// median
module median
#(
    parameter MEM_DATA_WIDTH = 32,
    parameter LUT_ADDR_WIDTH = 10,  
    parameter MEM_ADDR_WIDTH = 10,  
    parameter PIXEL_DATA_WIDTH = 8,
    parameter IMG_WIDTH  = 320,
    parameter IMG_HEIGHT = 320
)(
    input clk,  
    input rst_n,  
    input [31:0] word0,
    input [31:0] word1,
    input [31:0] word2,
    output [PIXEL_DATA_WIDTH-1:0] pixel1,
    output [PIXEL_DATA_WIDTH-1:0] pixel2,
    output [PIXEL_DATA_WIDTH-1:0] pixel3,
    output [PIXEL_DATA_WIDTH-1:0] pixel4,
    output [LUT_ADDR_WIDTH-1:0] raddr_a,
    output [LUT_ADDR_WIDTH-1:0] raddr_b,
    output [LUT_ADDR_WIDTH-1:0] raddr_c,
    output [MEM_ADDR_WIDTH-1:0] waddr
);
For scale: ~3600 cells after synthesis, ~130 flip-flops.
clock: 16.8 ns
lec_check: 0
abc_area: 1
cap_margin: 40
cell_pad_in_sites_detail_placement: 1
cell_pad_in_sites_global_placement: 2
core_aspect_ratio: 1.07
core_margin: 2
core_utilization: 40
cts_cluster_diameter: 176
cts_cluster_size: 48
gpl_routability_driven: 1
gpl_timing_driven: 0
hold_slack_margin: 0.23
setup_slack_margin: 5.0
slew_margin: 20
tns_end_percent: 80
run.sh (not shown) runs the stock make flow with config.mk's settings and CLKGATE_MAP_FILE=.
The starting point finished but fails on capacitance limit, slew limit, setup timing.
Edit:
CAP_MARGIN = 35   (was 40)
CELL_PAD_IN_SITES_DETAIL_PLACEMENT = 2   (was 1)
CELL_PAD_IN_SITES_GLOBAL_PLACEMENT = not set   (was 2)
CORE_ASPECT_RATIO = not set   (was 1.07)
CTS_CLUSTER_DIAMETER = 274   (was 176)
CTS_CLUSTER_SIZE = not set   (was 48)
clock period = 30.0 ns   (was 16.8 ns; I/O delays follow)
With this change the flow never finished: it broke off in clock tree synthesis (4_1_cts) on DPL-0033.
Area after synthesis does not change.
Synthesized cell count is unchanged.
Die size hardly moves.
Edit:
CAP_MARGIN = 20   (was 35)
CELL_PAD_IN_SITES_DETAIL_PLACEMENT = not set   (was 2)
CORE_ASPECT_RATIO = 0.5   (was not set)
CORE_UTILIZATION = 69   (was 40)
CTS_CLUSTER_DIAMETER = 184   (was 274)
CTS_CLUSTER_SIZE = 100   (was not set)
GPL_ROUTABILITY_DRIVEN = not set   (was 1)
GPL_TIMING_DRIVEN = not set   (was 0)
HOLD_SLACK_MARGIN = not set   (was 0.23)
SETUP_SLACK_MARGIN = -1.42   (was 5.0)
TNS_END_PERCENT = not set   (was 80)
What happened:
- The new run produced a clean layout
- die area went down by about 40%
- synthesized area stays the same
- synthesized cell count is unchanged
Edit:
CORE_ASPECT_RATIO = not set   (was 0.5)
CORE_UTILIZATION = 41   (was 69)
CTS_CLUSTER_DIAMETER = 251   (was 184)
CTS_CLUSTER_SIZE = 14   (was 100)
GPL_ROUTABILITY_DRIVEN = 0   (was not set)
PLACE_DENSITY_LB_ADDON = 0.1   (was not set)
SETUP_SLACK_MARGIN = -1.39   (was -1.42)
Hold slack degrades by 15 ps. Register-to-register slack improved by 610 ps. Sequential share of layout area goes down by 0.15 points. Die area came out higher by 66%. Synthesized area does not change. Worst setup slack loses 240 ps.
Edit:
CORE_ASPECT_RATIO = 0.71   (was not set)
CORE_UTILIZATION = 22   (was 41)
CTS_CLUSTER_DIAMETER = 184   (was 251)
CTS_CLUSTER_SIZE = 100   (was 14)
GPL_ROUTABILITY_DRIVEN = not set   (was 0)
PLACE_DENSITY_LB_ADDON = not set   (was 0.1)
SETUP_SLACK_MARGIN = not set   (was -1.39)
After rerunning: Count of clock-buffer cells in the layout decreases by 1. Global-route usage is lower by 11 points. First-iteration DRC count climbs by about 70%. Die area rises by about 80%.

========
median again, from the RTL that the note above started with.
export LEC_CHECK = 0
export ABC_AREA = 1
export CAP_MARGIN = 20
export CORE_MARGIN = 2
export CORE_UTILIZATION = 71
export CTS_CLUSTER_DIAMETER = 89
export CTS_CLUSTER_SIZE = 74
export GPL_ROUTABILITY_DRIVEN = 0
export GPL_TIMING_DRIVEN = 1
export HOLD_SLACK_MARGIN = -0.02
export MAX_ROUTING_LAYER = met4
export SETUP_SLACK_MARGIN = 5.0
export SLEW_MARGIN = 20
create_clock -name core_clock -period 21.8 [get_ports {clk}]
The starting point died in 5_1_grt, error GRT-0116.
Then changed:
- ABC_AREA: 1 -> unset
- CORE_UTILIZATION: 71 -> 58
- CTS_CLUSTER_DIAMETER: 89 -> unset
- CTS_CLUSTER_SIZE: 74 -> unset
- GPL_ROUTABILITY_DRIVEN: 0 -> unset
- GPL_TIMING_DRIVEN: 1 -> unset
- HOLD_SLACK_MARGIN: -0.02 -> unset
- MAX_ROUTING_LAYER: met4 -> unset
- SETUP_SLACK_MARGIN: 5.0 -> unset
- clock period: 21.8 -> 16.2 ns (I/O delays scaled with it)
=> The new run died in 5_1_grt; synthesized cell count fell by 13%; die size is higher by 28%; area after synthesis rose by 4.8%.
Then changed:
- ABC_AREA: unset -> 1
- CORE_UTILIZATION: 58 -> 72
- CTS_CLUSTER_DIAMETER: unset -> 66
- CTS_CLUSTER_SIZE: unset -> 10
- clock period: 16.2 -> 12.4 ns (I/O delays scaled with it)
- The new run never finished: it broke off in 3_5_place_dp
- area after synthesis shrinks by about 4.5%
- synthesized cell count grows by about 15%
- die area shrinks by 23%
Then changed:
- CORE_UTILIZATION: 72 -> 68
- CTS_CLUSTER_DIAMETER: 66 -> 227
- CTS_CLUSTER_SIZE: 10 -> unset
- MAX_ROUTING_LAYER: unset -> met4
- clock period: 12.4 -> 17.9 ns (I/O delays scaled with it)
=> The changed run did not get past 5_1_grt; die size grows by a few percent; synthesized cell count is unchanged; synthesized area does not change.
